==> run a: inputs <==
## pt100_temp
module pt100_temp (
    input  wire        clk,
    input  wire        rst,
    input  wire        in_valid,
    output wire        in_ready,
    input  wire [11:0] yk,
    output wire        out_valid,
    output wire [27:0] temp,
    output wire [27:0] temp_filt,
    output wire        alarm
    );
Settings: LEC_CHECK=0, ABC_AREA=1, CAP_MARGIN=20, CORE_ASPECT_RATIO=1.51, CORE_MARGIN=2, CORE_UTILIZATION=72, CTS_CLUSTER_DIAMETER=222, CTS_CLUSTER_SIZE=72, GPL_ROUTABILITY_DRIVEN=1, MAX_ROUTING_LAYER=met4, MIN_ROUTING_LAYER=met1, PLACE_DENSITY_LB_ADDON=0.04, SETUP_SLACK_MARGIN=-0.01, SLEW_MARGIN=35; clock period 14.7 ns.
run.sh (not shown) runs the stock make flow with config.mk's settings and CLKGATE_MAP_FILE=.
==> run b: changes against run a <==
==> flow/config.mk (replaced) <==
export PLATFORM = sky130hd
export DESIGN_NAME = pt100_temp
export DESIGN_NICKNAME = pt100_temp
export VERILOG_FILES = /design/flow/design.v
export SDC_FILE = /design/flow/constraint.sdc
export NUM_CORES = 4
export LEC_CHECK = 0
export CAP_MARGIN = 20
export CORE_MARGIN = 2
export CORE_UTILIZATION = 72
export PLACE_DENSITY_LB_ADDON = 0.0
export SETUP_SLACK_MARGIN = 5.0
export SLEW_MARGIN = 20
==> flow/constraint.sdc (replaced) <==
create_clock -name core_clock -period 18.6 [get_ports {clk}]
set_input_delay 3.7200 -clock core_clock [delete_from_list [all_inputs] [get_ports {clk}]]
set_output_delay 3.7200 -clock core_clock [all_outputs]
set_load 0.01 [all_outputs]
==> results <==
Run a never finished: it broke off in global routing (5_1_grt) (GRT-0116). Run b finished but failed the layout checks on max-capacitance violations, max-slew violations. Synthesized area: run a is higher than run b (4.5%). Of run a and run b, run a has the higher die size (gap about 4.5%, measured against run b). Between run b and run a, the lower synthesized cell count is in run b (gap 19%, measured against run a).
==> figures <==
metric	run a	run b
Status	did not finish	complete, but fails checks
Stage where the flow stopped	global routing (5_1_grt)	-
Violated checks	-	max-capacitance violations, max-slew violations
Share of Yosys cell area claimed by the top area cell type	15.6%	16.3%
Post-Place Setup Slack	-1.46 ns	-0.339 ns
Horiz. Die Dim	287 um	344 um
Most common cell in the synthesized netlist	nand2_1	inv_1
H-tree levels	1	3
Area share of fa/ha/maj cells after synthesis	29.4%	30.8%
Average cell area after synthesis	7.33 sq um	8.63 sq um
AND/OR/NAND/NOR Cells, Area Fraction	22.4%	15.8%
Count of different cell masters after synthesis	70	114
Yosys cell count	11900	9671
Core region area	120000 sq um	115000 sq um
Full die area	124000 sq um	119000 sq um
Initial cell density of the core	72.7%	72.8%
Post-CTS sizing	253	307
Post-synth mux share	0.115%	3.07%
Xor/xnor share	6.07%	6.72%
Post-place instance area	98600 sq um	87900 sq um
Post-detail-place hpwl	256 mm	199 mm
Std-Cell Rows	156	124

========
==> build 33: inputs <==
pt100_temp again, from the RTL that the note above started with.
==> flow/config.mk <==
export PLATFORM = sky130hd
export DESIGN_NAME = pt100_temp
export DESIGN_NICKNAME = pt100_temp
export VERILOG_FILES = /design/flow/design.v
export SDC_FILE = /design/flow/constraint.sdc
export NUM_CORES = 4
export LEC_CHECK = 0
export CAP_MARGIN = 20
export CELL_PAD_IN_SITES_DETAIL_PLACEMENT = 2
export CELL_PAD_IN_SITES_GLOBAL_PLACEMENT = 3
export CORE_MARGIN = 2
export CORE_UTILIZATION = 40
export CTS_CLUSTER_SIZE = 29
export GPL_ROUTABILITY_DRIVEN = 1
export HOLD_SLACK_MARGIN = 0.06
export PLACE_DENSITY_LB_ADDON = 0.14
export SLEW_MARGIN = 35
export TNS_END_PERCENT = 65
==> flow/constraint.sdc <==
create_clock -name core_clock -period 24.0 [get_ports {clk}]
set_input_delay 4.8000 -clock core_clock [delete_from_list [all_inputs] [get_ports {clk}]]
set_output_delay 4.8000 -clock core_clock [all_outputs]
set_load 0.01 [all_outputs]
==> inputs of build 83, as changes to build 33 <==
- ABC_AREA: unset -> 1
- CELL_PAD_IN_SITES_DETAIL_PLACEMENT: 2 -> unset
- CELL_PAD_IN_SITES_GLOBAL_PLACEMENT: 3 -> unset
- CORE_UTILIZATION: 40 -> 59
- CTS_CLUSTER_DIAMETER: unset -> 170
- CTS_CLUSTER_SIZE: 29 -> unset
- HOLD_SLACK_MARGIN: 0.06 -> unset
- MIN_ROUTING_LAYER: unset -> met1
- PLACE_DENSITY_LB_ADDON: 0.14 -> 0.18
- SETUP_SLACK_MARGIN: unset -> 0.26
- TNS_END_PERCENT: 65 -> 5
==> flow/constraint.sdc (replaced) <==
create_clock -name core_clock -period 14.7 [get_ports {clk}]
set_input_delay 2.9400 -clock core_clock [delete_from_list [all_inputs] [get_ports {clk}]]
set_output_delay 2.9400 -clock core_clock [all_outputs]
set_load 0.01 [all_outputs]
==> flow_summary.json <==
{
  "clock_latency_ns": 0.69,
  "die_area_mm2": 0.151,
  "post-cts-setup-buffer-count": 88,
  "regToRegSetupSlack_ns": -1.34,
  "setup_viol": 54,
  "ys_cells": 11900,
  "vias_per_cell": 5.62,
  "status": "failed layout checks",
  "place_congestion": 1.03,
  "check-failures": "negative setup slack",
  "setup_slack_ns": -1.34,
  "powerComb_mw": 1.10,
  "path_delay_family": "simple AND/OR/NAND/NOR gates"
}
That was build 83.
==> flow_summary.json <==
{
  "clock_latency_ns": 0.72,
  "status": "finished clean",
  "finalCritPeriodShare": 0.925,
  "grt.met1_usage": 0.366,
  "ys_cells": 9671,
  "power_frac_comb": 0.081,
  "powerComb_mw": 0.213,
  "post-cts-setup-buffer-count": 0,
  "cts_tree": "yes",
  "regToRegSetupSlack_ns": 1.80,
  "vias_per_cell": 5.62,
  "setup_slack_ns": 1.80,
  "power_density_mw_per_mm2": 29.1,
  "place_congestion": 0.900
}
That was build 33.

========
==> job 3737 <==
==> flow/design.v <==
`timescale 1ns / 1ps
module qtwosComp(
    input [N-2:0] a,
    output [2*N-1:0] b
    );
	reg [2*N-1:0] data;
	reg [2*N-1:0] flip;
	reg [2*N-1:0] out;
	parameter Q = 15;
	parameter N = 32;
	assign b = out;
	always @*
	begin
		data <= a;		 
	end
	always @*
	begin
		flip <= ~a;
	end
	always @*
	begin
		out <= flip + 1;
	end
endmodule
`timescale 1ns / 1ps
module qmult(
    input [N-1:0] a,
    input [N-1:0] b,
    output [N-1:0] c
    );
	wire [2*N-1:0] a_ext;
	wire [2*N-1:0] b_ext;
	wire [2*N-1:0] r_ext;
	reg [2*N-1:0] a_mult;
	reg [2*N-1:0] b_mult;
	reg [2*N-1:0] result;
	reg [N-1:0] retVal;
	parameter Q = 8;
	parameter N = 20;
	qtwosComp #(Q,N) comp_a (a[N-2:0], a_ext);
	qtwosComp #(Q,N) comp_b (b[N-2:0], b_ext);
	qtwosComp #(Q,N) comp_r (result[N-2+Q:Q], r_ext);
	assign c = retVal;
	always @*
	begin
		if(a[N-1] == 1)
			a_mult <= a_ext;
		else
			a_mult <= a;
		if(b[N-1] == 1)
			b_mult <= b_ext;
		else
			b_mult <= b;		
	end 
	always @*
	begin
		result <= a_mult * b_mult;
	end
	always @*
	begin		
		if((a[N-1] == 1 && b[N-1] == 0) || (a[N-1] == 0 && b[N-1] == 1)) begin
			retVal[N-1] <= 1;
			retVal[N-2:0] <= r_ext[N-2:0];
		end
		else begin
			retVal[N-1] <= 0;
			retVal[N-2:0] <= result[N-2+Q:Q];
		end
	end
endmodule
`timescale 1ns / 1ps
module qadd(
    input [N-1:0] a,
    input [N-1:0] b,
    output reg [N-1:0] c
    );
	parameter Q = 15;
	parameter N = 28;
reg [N-1:0] res;
always @* begin
    if ( res[N-2:0] == 0 )
        c = 0;
    else
        c = res;
end
always @*
begin
	if(a[N-1] == 1 && b[N-1] == 1) begin
		res[N-1] = 1;
		res[N-2:0] = a[N-2:0] + b[N-2:0];
	end
	else if(a[N-1] == 0 && b[N-1] == 0) begin
		res[N-1] = 0;
		res[N-2:0] = a[N-2:0] + b[N-2:0];
	end
	else if(a[N-1] == 0 && b[N-1] == 1) begin
		if(a[N-2:0] > b[N-2:0]) begin
			res[N-1] = 0;
			res[N-2:0] = a[N-2:0] - b[N-2:0];
		end
		else begin
			res[N-1] = 1;
		    res[N-2:0] = b[N-2:0] - a[N-2:0];
        end
	end
	else begin
        if(a[N-2:0] > b[N-2:0]) begin
            res[N-1] = 1;
            res[N-2:0] = a[N-2:0] - b[N-2:0];
        end
        else begin
            res[N-1] = 0;
            res[N-2:0] = b[N-2:0] - a[N-2:0];
        end
    end
end
endmodule
`timescale 1ns / 1ps
module negar(
    in,
    neg_in
    );
input logic [N-1:0] in;
output logic [N-1:0] neg_in;
parameter Q = 15;
parameter N = 28;    
logic [N-1:0] aux;
always_comb begin
    if ( in[N-1] == 1) begin
        neg_in[N-1] = 0; 
        neg_in[N-2:0] = in[N-2:0];
    end
    else begin
        neg_in[N-1] = 1;
        neg_in[N-2:0] = in[N-2:0];
    end
end
endmodule
`timescale 1ns / 1ps
module qdiv(
	input [N-1:0] dividend,
	input [N-1:0] divisor,
	input rst,
	input start,
	input clk,
	output reg [N-1:0] quotient_out,
	output complete
	);
	parameter Q = 8;
	parameter N = 20;
	reg [N-1:0] quotient;
	reg [N-1:0] dividend_copy;
	reg [2*(N-1)-1:0] divider_copy;
	reg [5:0] bitn; 
	reg done;
	always @* begin
	   if (dividend[N-2:0] == 0 )
	       quotient_out = 0;
       else
           quotient_out = quotient;
	end
	assign complete = done;
	always @( posedge clk ) 
	begin
		if( rst )
			done <= 1'b1;
		else if( done && start ) begin
			done <= 1'b0;
			bitn <= N+Q-2;
			quotient <= 0;
			dividend_copy <= {1'b0,dividend[N-2:0]};
			divider_copy[2*(N-1)-1] <= 0;
			divider_copy[2*(N-1)-2:N-2] <= divisor[N-2:0];
			divider_copy[N-3:0] <= 0;
			if((dividend[N-1] == 1 && divisor[N-1] == 0) || (dividend[N-1] == 0 && divisor[N-1] == 1))
				quotient[N-1] <= 1;
			else
				quotient[N-1] <= 0;
		end 
		else if(!done) begin
			if(dividend_copy >= divider_copy) begin
				dividend_copy <= dividend_copy - divider_copy;
				quotient[bitn] <= 1'b1;
			end
			divider_copy <= divider_copy >> 1;
			if(bitn == 0)
				done <= 1'b1;
			bitn <= bitn - 1;	
		end
	end
endmodule
`timescale 1ns / 1ps
module bits2temp1(
    clk,
    rst,
    start,
    yk,
    done,
    yT
    );
input wire clk;
input wire rst;
input wire start;
input wire [11:0] yk;
output reg done;
output reg [N-1:0] yT;
parameter Q = 15;
parameter N = 28;
localparam V = 163840;   
localparam inv_res_V = 40662109;  
localparam gain = 9863168;  
localparam c = 32932;  
localparam b = 6619300;   
localparam betha = 8511169;  
localparam dos = 65536;  
localparam S_IDLE = 3'd0;
localparam S_D1S  = 3'd1;
localparam S_D1W  = 3'd2;
localparam S_D2S  = 3'd3;
localparam S_D2W  = 3'd4;
localparam S_D3S  = 3'd5;
localparam S_D3W  = 3'd6;
reg [2:0] state;
reg [N-1:0] bits;
reg [N-1:0] Vg;
reg [N-1:0] gain_Vg;
wire st1 = (state == S_D1S);
wire st2 = (state == S_D2S);
wire st3 = (state == S_D3S);
wire done1, done2, done3;
wire [N-1:0] q_Vg;
qdiv #(Q,N) div_Vg (bits, inv_res_V, rst, st1, clk, q_Vg, done1);
wire [N-1:0] q_gain_Vg;
qdiv #(Q,N) div1 (gain, Vg, rst, st2, clk, q_gain_Vg, done2);
wire [N-1:0] V_gain_Vg;
qmult #(Q,N) mult1 (V, gain_Vg, V_gain_Vg);
wire [N-1:0] neg_V_gain_Vg;
negar #(Q,N) neg2 (V_gain_Vg,neg_V_gain_Vg);
wire [N-1:0] den;
qadd #(Q,N) sum1 ( neg_V_gain_Vg, c, den);
wire [N-1:0] num;
negar #(Q,N) neg1 (b,num);
wire [N-1:0]  aux1;
qdiv #(Q,N) div2 (num, den, rst, st3, clk, aux1, done3);
wire [N-1:0] t_o;
qmult #(Q,N) mult2 (betha, aux1, t_o);
always @(posedge clk) begin
    done <= 1'b0;
    if (rst) begin
        state <= S_IDLE;
    end
    else begin
        case (state)
        S_IDLE: if (start) begin
                    bits <= {1'b0, (yk == 0) ? 12'd1 : yk, {Q{1'b0}}};
                    state <= S_D1S;
                end
        S_D1S:  state <= S_D1W;
        S_D1W:  if (done1) begin
                    Vg <= q_Vg;
                    state <= S_D2S;
                end
        S_D2S:  state <= S_D2W;
        S_D2W:  if (done2) begin
                    gain_Vg <= q_gain_Vg;
                    state <= S_D3S;
                end
        S_D3S:  state <= S_D3W;
        S_D3W:  if (done3) begin
                    yT <= t_o;
                    done <= 1'b1;
                    state <= S_IDLE;
                end
        default: state <= S_IDLE;
        endcase
    end
end
endmodule
`timescale 1ns / 1ps
module lowpass_filter(
    clk,
    rst,
    start,
    yT,
    yT_filt
    );
input logic clk;
input logic rst;
input logic start;
input logic [N-1:0] yT;
output logic [N-1:0] yT_filt;
parameter Q = 15; 
parameter N = 28;
localparam offset = 0;
localparam neg_a1 = 64567; 
localparam a2 = 31813;
localparam a3 = 0; 
localparam a4 = 0;
localparam a5 = 0; 
localparam b0 = 4;
localparam b1 = 7;
localparam b2 = 4;
localparam b3 = 0;
localparam b4 = 0;
localparam b5 = 0;
logic [N-1:0] a1; 
negar #(Q,N) neg0 (neg_a1,a1);
logic [N-1:0] y0; 
logic [N-1:0] y1; 
logic [N-1:0] y2; 
logic [N-1:0] y3;
logic [N-1:0] y4; 
logic [N-1:0] y5;
logic [N-1:0] u1;  
logic [N-1:0] u2;  
logic [N-1:0] u3;  
logic [N-1:0] u4;  
logic [N-1:0] u5; 
always_ff @(posedge clk) begin
    if (rst) begin
        y5 <= 0;
        y4 <= 0;
        y3 <= 0;
        y2 <= 0;
        y1 <= 0;
        y0 <= 0;
        u5 <= 0;
        u4 <= 0;
        u3 <= 0;
        u2 <= 0;
        u1 <= 0;
    end
    else if (start) begin
        y5 <= y4;
        y4 <= y3;
        y3 <= y2;
        y2 <= y1; 
        y1 <= y0;
        y0 <= yT;
        u5 <= u4; 
        u4 <= u3; 
        u3 <= u2;
        u2 <= u1;
        u1 <=  u0 + offset;
    end
end
logic [N-1:0] yb0; 
qmult #(Q,N) multb0 (b0, y0, yb0);
logic [N-1:0] yb1; 
qmult #(Q,N) multb1 (b1, y1, yb1);
logic [N-1:0] yb2; 
qmult #(Q,N) multb2 (b2, y2, yb2);
logic [N-1:0] yb3; 
qmult #(Q,N) multb3 (b3, y3, yb3);
logic [N-1:0] yb4; 
qmult #(Q,N) multb4 (b4, y4, yb4);
logic [N-1:0] yb5; 
qmult #(Q,N) multb5 (b5, y5, yb5);
logic [N-1:0] auxb0;  
qadd #(Q,N) sumb0 (yb0, yb1, auxb0);
logic [N-1:0] auxb1;  
qadd #(Q,N) sumb1 (yb2, yb3, auxb1);
logic [N-1:0] auxb2;  
qadd #(Q,N) sumb2 (yb4, yb5, auxb2);
logic [N-1:0] auxb3;  
qadd #(Q,N) sumb3 (auxb0, auxb1, auxb3);
logic [N-1:0] yb;  
qadd #(Q,N) sumb (auxb2, auxb3, yb);
logic [N-1:0] ua1; 
qmult #(Q,N) multa1 (a1, u1, ua1);
logic [N-1:0] ua2; 
qmult #(Q,N) multa2 (a2, u2, ua2);
logic [N-1:0] ua3; 
qmult #(Q,N) multa3 (a3, u3, ua3);
logic [N-1:0] ua4; 
qmult #(Q,N) multa4 (a4, u4, ua4);
logic [N-1:0] ua5; 
qmult #(Q,N) multa5 (a5, u5, ua5);
logic [N-1:0] auxa1;  
qadd #(Q,N) suma1 (ua1, ua2, auxa1);
logic [N-1:0] auxa2;  
qadd #(Q,N) suma2 (ua3, ua4, auxa2);
logic [N-1:0] auxa3;  
qadd #(Q,N) suma3 (auxa1, auxa2, auxa3);
logic [N-1:0] ua;  
qadd #(Q,N) suma (auxa3, ua5, ua);
logic [N-1:0] ya; 
negar #(Q,N) nega (ua,ya);
logic [N-1:0] u0;  
qadd #(Q,N) sum_ab (yb, ya, u0);
always_ff @(posedge clk) begin
    yT_filt <= u0; 
end
endmodule
`timescale 1ns / 1ps
module pt100_temp (
    input  wire        clk,
    input  wire        rst,
    input  wire        in_valid,
    output wire        in_ready,
    input  wire [11:0] yk,
    output wire        out_valid,
    output wire [27:0] temp,
    output wire [27:0] temp_filt,
    output wire        alarm
    );
parameter Q = 15;
parameter N = 28;
localparam HT = 2457600;  
localparam T_IDLE = 2'd0;
localparam T_CONV = 2'd1;
localparam T_FILT = 2'd2;
localparam T_OUT  = 2'd3;
reg [1:0] tstate;
reg alarm_r;
wire conv_done;
wire [N-1:0] yT;
assign in_ready  = (tstate == T_IDLE);
assign out_valid = (tstate == T_OUT);
assign temp      = yT;
assign alarm     = alarm_r;
wire accept = in_valid && in_ready;
bits2temp1 #(Q,N) conv (
    .clk(clk), .rst(rst), .start(accept), .yk(yk), .done(conv_done), .yT(yT));
lowpass_filter #(Q,N) filt (
    .clk(clk), .rst(rst), .start(conv_done), .yT(yT), .yT_filt(temp_filt));
always @(posedge clk) begin
    if (conv_done)
        alarm_r <= (yT > HT);
end
always @(posedge clk) begin
    if (rst)
        tstate <= T_IDLE;
    else begin
        case (tstate)
        T_IDLE: if (accept) tstate <= T_CONV;
        T_CONV: if (conv_done) tstate <= T_FILT;
        T_FILT: tstate <= T_OUT;
        T_OUT:  tstate <= T_IDLE;
        endcase
    end
end
endmodule
==> flow/run.sh <==
#!/bin/bash
# the make line also repeats each setting of config.mk as NAME=value (left out here)
make -C /OpenROAD-flow-scripts/flow DESIGN_CONFIG=/design/flow/config.mk WORK_HOME=/design/flow/orfs CLKGATE_MAP_FILE= finish
==> flow/config.mk <==
export PLATFORM = sky130hd
export DESIGN_NAME = pt100_temp
export DESIGN_NICKNAME = pt100_temp
export VERILOG_FILES = /design/flow/design.v
export SDC_FILE = /design/flow/constraint.sdc
export NUM_CORES = 4
export LEC_CHECK = 0
export CAP_MARGIN = 20
export CORE_MARGIN = 2
export CORE_UTILIZATION = 40
export PLACE_DENSITY = 0.6
export SLEW_MARGIN = 20
==> flow/constraint.sdc <==
create_clock -name core_clock -period 14.7 [get_ports {clk}]
set_input_delay 2.9400 -clock core_clock [delete_from_list [all_inputs] [get_ports {clk}]]
set_output_delay 2.9400 -clock core_clock [all_outputs]
set_load 0.01 [all_outputs]
==> job 9763: changes against job 3737 <==
Settings changed: ABC_AREA set to 1, CORE_UTILIZATION 40 to 72, MAX_ROUTING_LAYER set to met4, PLACE_DENSITY 0.6 to 0.64, SETUP_SLACK_MARGIN set to 2.03.
==> flow/constraint.sdc (replaced) <==
create_clock -name core_clock -period 18.6 [get_ports {clk}]
set_input_delay 3.7200 -clock core_clock [delete_from_list [all_inputs] [get_ports {clk}]]
set_output_delay 3.7200 -clock core_clock [all_outputs]
set_load 0.01 [all_outputs]
==> job 7197: changes against job 3737 <==
Settings changed: CORE_UTILIZATION 40 to 72, CTS_CLUSTER_DIAMETER set to 29, CTS_CLUSTER_SIZE set to 61, GPL_ROUTABILITY_DRIVEN set to 1, MIN_ROUTING_LAYER set to met1, PLACE_DENSITY 0.6 to unset, SETUP_SLACK_MARGIN set to 1.21, SLEW_MARGIN 20 to 35, TNS_END_PERCENT set to 5.
==> flow/constraint.sdc (replaced) <==
create_clock -name core_clock -period 4.68 [get_ports {clk}]
set_input_delay 0.9360 -clock core_clock [delete_from_list [all_inputs] [get_ports {clk}]]
set_output_delay 0.9360 -clock core_clock [all_outputs]
set_load 0.01 [all_outputs]
==> comparison <==
Job 9763 never finished: it broke off in global routing (5_1_grt). Job 3737 finished but fails on negative setup slack. Job 7197 ended with an error in clock tree synthesis (4_1_cts) (DPL-0033). In synthesized area, job 7197 and job 3737 do not differ. Die area: job 7197 < job 9763 < job 3737. Synthesized cell count is the same in job 7197 and job 3737.
